== oak ==
// gioco
module gioco(
	i_ani_stb,														 
	i_clk,															 
	i_rst,															 
	i_animate,														 
	i_dx, 															 
	i_sx,																 
	i_start,															 
	o_x1_pal, o_x2_pal,											 
	o_y1_pal, o_y2_pal,
	o_x1_nav, o_x2_nav,											 
	o_y1_nav, o_y2_nav,
	bri1,bri2,bri3,bri4,bri5,bri6,bri7,bri8,bri9,bri10, 
	ok, ko,															 
	ff_life															 
);
Size in the first run: ~2000 cells after synthesis, roughly 77 flip-flops, about 14000 um^2 of cells after synthesis.
==> flow/config.mk <==
export PLATFORM = sky130hd
export DESIGN_NAME = gioco
export DESIGN_NICKNAME = gioco
export VERILOG_FILES = /design/flow/design.v
export SDC_FILE = /design/flow/constraint.sdc
export NUM_CORES = 4
export LEC_CHECK = 0
export CAP_MARGIN = 35
export CORE_MARGIN = 2
export CORE_UTILIZATION = 72
export CTS_CLUSTER_DIAMETER = 214
export CTS_CLUSTER_SIZE = 21
export MIN_ROUTING_LAYER = met1
export PLACE_DENSITY = 0.65
export SLEW_MARGIN = 20
==> flow/constraint.sdc <==
create_clock -name core_clock -period 17.3 [get_ports {i_clk}]
set_input_delay 3.4600 -clock core_clock [delete_from_list [all_inputs] [get_ports {i_clk}]]
set_output_delay 3.4600 -clock core_clock [all_outputs]
set_load 0.01 [all_outputs]
run.sh (not shown) runs the stock make flow with config.mk's settings and CLKGATE_MAP_FILE=.
global routing: oak exited with error
Input-level comparison between pine and oak:
- CORE_UTILIZATION changed from 72 to 50
- CTS_CLUSTER_DIAMETER removed (was 214)
- PLACE_DENSITY_LB_ADDON newly set to 0.1
- PLACE_DENSITY removed (was 0.65)
- the clock period (ns, I/O delays scaled along) changed from 17.3 to 15.2
[summary]
- | pine | all stages done | FAIL | setup timing |
- Placed standard-cell area in pine is 11% above oak.
- Comparing oak and pine, the higher half-perimeter wire length of the detailed placement result was measured on pine.
- Taking oak as the reference, in pine post-synth design cell area comparable, area of the chip now larger.
- Number of cells upsized or downsized after cts: pine < oak

== rev 12 ==
Starting RTL as in the previous note.
## gioco
module gioco(
	i_ani_stb,														 
	i_clk,															 
	i_rst,															 
	i_animate,														 
	i_dx, 															 
	i_sx,																 
	i_start,															 
	o_x1_pal, o_x2_pal,											 
	o_y1_pal, o_y2_pal,
	o_x1_nav, o_x2_nav,											 
	o_y1_nav, o_y2_nav,
	bri1,bri2,bri3,bri4,bri5,bri6,bri7,bri8,bri9,bri10, 
	ok, ko,															 
	ff_life															 
);
==> flow/config.mk <==
export PLATFORM = sky130hd
export DESIGN_NAME = gioco
export DESIGN_NICKNAME = gioco
export VERILOG_FILES = /design/flow/design.v
export SDC_FILE = /design/flow/constraint.sdc
export NUM_CORES = 4
export LEC_CHECK = 0
export CAP_MARGIN = 35
export CORE_MARGIN = 2
export CORE_UTILIZATION = 72
export CTS_CLUSTER_DIAMETER = 48
export CTS_CLUSTER_SIZE = 21
export MIN_ROUTING_LAYER = met1
export PLACE_DENSITY = 0.65
export SLEW_MARGIN = 20
export TNS_END_PERCENT = 5
==> flow/constraint.sdc <==
create_clock -name core_clock -period 17.1 [get_ports {i_clk}]
set_input_delay 3.4200 -clock core_clock [delete_from_list [all_inputs] [get_ports {i_clk}]]
set_output_delay 3.4200 -clock core_clock [all_outputs]
set_load 0.01 [all_outputs]
Rev 12 got as far as global routing (5_1_grt), where a tool error ended the run.
Setup changes, rev 12 to rev 13
Settings: putting HOLD_SLACK_MARGIN at 0.08 where nothing was set; clearing PLACE_DENSITY, which used to be 0.65; putting CORE_ASPECT_RATIO at 0.72 where nothing was set; clearing CTS_CLUSTER_DIAMETER, which used to be 48; swapping 35 for 15 in CAP_MARGIN; clearing TNS_END_PERCENT, which used to be 5; swapping 17.1 for 11.0 in the clock period (ns, I/O delays scaled along).
[summary]
- Synthesis-stage register bit count came out exactly the same in rev 13 and rev 12.
- Rev 13 did not finish; a tool error ended it in detailed placement (3_5_place_dp).
- Comparing rev 12 against rev 13, there is no change at all in number of buffer cells added on primary ports.
- Share of synthesized registers carrying an async set or reset: rev 13 vs rev 12 identical
- Area after synthesis came out exactly the same in rev 13 and rev 12.
- Changes observed in rev 13 relative to rev 12: vertical die size now smaller; die span in x now larger.

gioco again, from the RTL that the note above started with.
Settings: LEC_CHECK=0, CAP_MARGIN=25, CELL_PAD_IN_SITES_DETAIL_PLACEMENT=2, CORE_MARGIN=2, CORE_UTILIZATION=62, CTS_CLUSTER_SIZE=21, GPL_ROUTABILITY_DRIVEN=0, HOLD_SLACK_MARGIN=0.26, MAX_ROUTING_LAYER=met4, MIN_ROUTING_LAYER=met2, PLACE_DENSITY_LB_ADDON=0.13, SETUP_SLACK_MARGIN=1.92, SLEW_MARGIN=30; clock period 15.2 ns.
The first run never finished: it broke off in 3_5_place_dp.
Change:
ABC_AREA = 1   (was unset)
CAP_MARGIN = 35   (was 25)
CELL_PAD_IN_SITES_DETAIL_PLACEMENT = unset   (was 2)
CORE_UTILIZATION = 50   (was 62)
CTS_CLUSTER_DIAMETER = 129   (was unset)
GPL_ROUTABILITY_DRIVEN = unset   (was 0)
HOLD_SLACK_MARGIN = unset   (was 0.26)
MAX_ROUTING_LAYER = unset   (was met4)
MIN_ROUTING_LAYER = met1   (was met2)
PLACE_DENSITY_LB_ADDON = 0.1   (was 0.13)
SETUP_SLACK_MARGIN = 3.73   (was 1.92)
SLEW_MARGIN = 20   (was 30)
Effect: The new run reached the layout checks and failed them: setup timing; synthesized cell count went up by a quarter to a third; die area went up by a quarter to a third; area after synthesis went up by a few percent.
Change:
ABC_AREA = unset   (was 1)
CTS_CLUSTER_DIAMETER = 168   (was 129)
CTS_CLUSTER_SIZE = 100   (was 21)
SETUP_SLACK_MARGIN = 4.36   (was 3.73)
Result: The new run finished but fails on setup timing. Via count shrinks by 5.6%. Core utilization grows by 0.84 points. Wire length came out higher by 8.8%. Sequential share of layout area increases by 0.38 points. Cell area is lower by 4.7%. Global-route usage came out higher by 5.1 points.
Change:
CAP_MARGIN = 20   (was 35)
CELL_PAD_IN_SITES_DETAIL_PLACEMENT = 1   (was unset)
CORE_UTILIZATION = 62   (was 50)
CTS_CLUSTER_DIAMETER = unset   (was 168)
CTS_CLUSTER_SIZE = 21   (was 100)
SETUP_SLACK_MARGIN = 1.92   (was 4.36)
Result: This time the run aborted during 3_5_place_dp with DPL-0033; synthesized cell count does not change; synthesized area is unchanged; die size decreases by 19%.

== red ==
gioco again, from the RTL that the note above started with.
Settings: LEC_CHECK=0, CAP_MARGIN=20, CORE_MARGIN=2, CORE_UTILIZATION=72, CTS_CLUSTER_SIZE=35, PLACE_DENSITY_LB_ADDON=0.28, SLEW_MARGIN=35; clock period 16.2 ns.
No final results exist for red, since it was stopped by error GRT-0232 during 5_1_grt.
Input changes introduced in blue (baseline for comparison: red):
- CORE_UTILIZATION now 32, was 72
- SLEW_MARGIN now 20, was 35
- CTS_CLUSTER_SIZE no longer set, was 35
- PLACE_DENSITY_LB_ADDON no longer set, was 0.28
- the clock period (ns, I/O delays scaled along) now 21.6, was 16.2
Results
Having completed the whole flow, blue delivered a layout that passed the timing, design-rule and antenna checks.
Cmp red and blue / worst slack after detailed placement / higher: blue
red and blue ended up with nearly the same cell count after synthesis.
Compared with red, blue shows a final HPWL from detailed placement that is about 12% higher.
Per the comparison of blue with red, share of flip-flops with an asynchronous set or reset now sits at about the same level; cell total after placement higher.
red → blue: area after detailed placement now sits lower; placeable core region now sits higher; floorplan die area now sits higher.
Compared blue vs red, and number of post-CTS setup repair buffers is down in blue.
blue — final weighted congestion of routability-driven global placement 0.26 lower, red as reference
In blue relative to red, number of rows created at floorplan had gone up by more than half.
Input changes introduced in green (baseline for comparison: blue):
- MIN_ROUTING_LAYER: unset -> met2
- CORE_UTILIZATION: 32 -> 72
- the clock period (ns, I/O delays scaled along): 21.6 -> 24.0
Notes after the runs:
green: aborted in 5_1_grt (tool error). Diff blue -> green: synthesized cell count flat; setup fix buffers added after clock tree synthesis flat; total half-perimeter wirelength after legalization and detailed placement down about 16%. Against blue as the reference, green delivers a lower die area. Floorplan utilization for green: 41 points up relative to blue. Looking at placed cell count, green sits 14% lower than blue does. Against blue, green comes in 2.52 ns higher on setup slack at placement.
### green -> orange
- CORE_UTILIZATION changed from 72 to 68
- GPL_ROUTABILITY_DRIVEN newly set to 0
- CORE_MARGIN changed from 2 to 4
- Of the runs green and orange, none of them finished clean.
- Seen in the log of orange: GRT-0116 during 5_1_grt, after which the run never completed.
- green is listed as incomplete: the tool reported an error in 5_1_grt and the run ended there.
- The horizontal die size in green is 0.947 times that in orange.
- Delta (orange minus green): post-cts resize count closely matched the old numbers, core utilization at floorplan now smaller, area of the die went up by about 12%, cell total in the yosys stat output ~0 delta, post-CTS setup buffer count flat.
- Taking green as the reference point, the detailed-placement wirelength estimate of orange rises by 2.0%.
- Row count ends up lower on green.
Modified inputs, purple compared to orange
- GPL_ROUTABILITY_DRIVEN removed (was 0)
- CORE_MARGIN changed from 4 to 5
- MIN_ROUTING_LAYER removed (was met2)
- CORE_UTILIZATION changed from 68 to 64
Changes observed in purple relative to orange: count of input and output buffers ~0 delta; post-place instance area ~0 delta; count of boundary I/O pins ~0 delta; chip area +8.7%. Comparing orange against purple, there is no change at all in post-synthesis share of cell area spent on full adders, half adders and majority gates. Comparing purple with orange, the synthesized cell count came out essentially unchanged. purple completed; timing, DRC and antenna clean. Delta (purple minus orange): effective utilization at floorplan -4.8 points, die outline width +6.4 um, total placed cells including tap cells +0.57%.

Starting RTL as in the previous note.
## gioco
module gioco(
	i_ani_stb,														 
	i_clk,															 
	i_rst,															 
	i_animate,														 
	i_dx, 															 
	i_sx,																 
	i_start,															 
	o_x1_pal, o_x2_pal,											 
	o_y1_pal, o_y2_pal,
	o_x1_nav, o_x2_nav,											 
	o_y1_nav, o_y2_nav,
	bri1,bri2,bri3,bri4,bri5,bri6,bri7,bri8,bri9,bri10, 
	ok, ko,															 
	ff_life															 
);
export LEC_CHECK = 0
export ABC_AREA = 1
export CAP_MARGIN = 35
export CORE_MARGIN = 2
export CORE_UTILIZATION = 71
export CTS_CLUSTER_DIAMETER = 223
export CTS_CLUSTER_SIZE = 21
export MIN_ROUTING_LAYER = met1
export PLACE_DENSITY_LB_ADDON = 0.3
export SLEW_MARGIN = 20
create_clock -name core_clock -period 17.3 [get_ports {i_clk}]
The first run aborted during global routing with GRT-0232.
Edit:
==> flow/config.mk (replaced) <==
export PLATFORM = sky130hd
export DESIGN_NAME = gioco
export DESIGN_NICKNAME = gioco
export VERILOG_FILES = /design/flow/design.v
export SDC_FILE = /design/flow/constraint.sdc
export NUM_CORES = 4
export LEC_CHECK = 0
export CAP_MARGIN = 20
export CORE_MARGIN = 2
export CORE_UTILIZATION = 58
export SLEW_MARGIN = 20
==> flow/constraint.sdc (replaced) <==
create_clock -name core_clock -period 14.8 [get_ports {i_clk}]
set_input_delay 2.9600 -clock core_clock [delete_from_list [all_inputs] [get_ports {i_clk}]]
set_output_delay 2.9600 -clock core_clock [all_outputs]
set_load 0.01 [all_outputs]
The new run completed, yet does not pass: setup timing.
Synthesized cell count went down by 23%.
Die area went up by 15%.
Synthesized area went down by 5.7%.
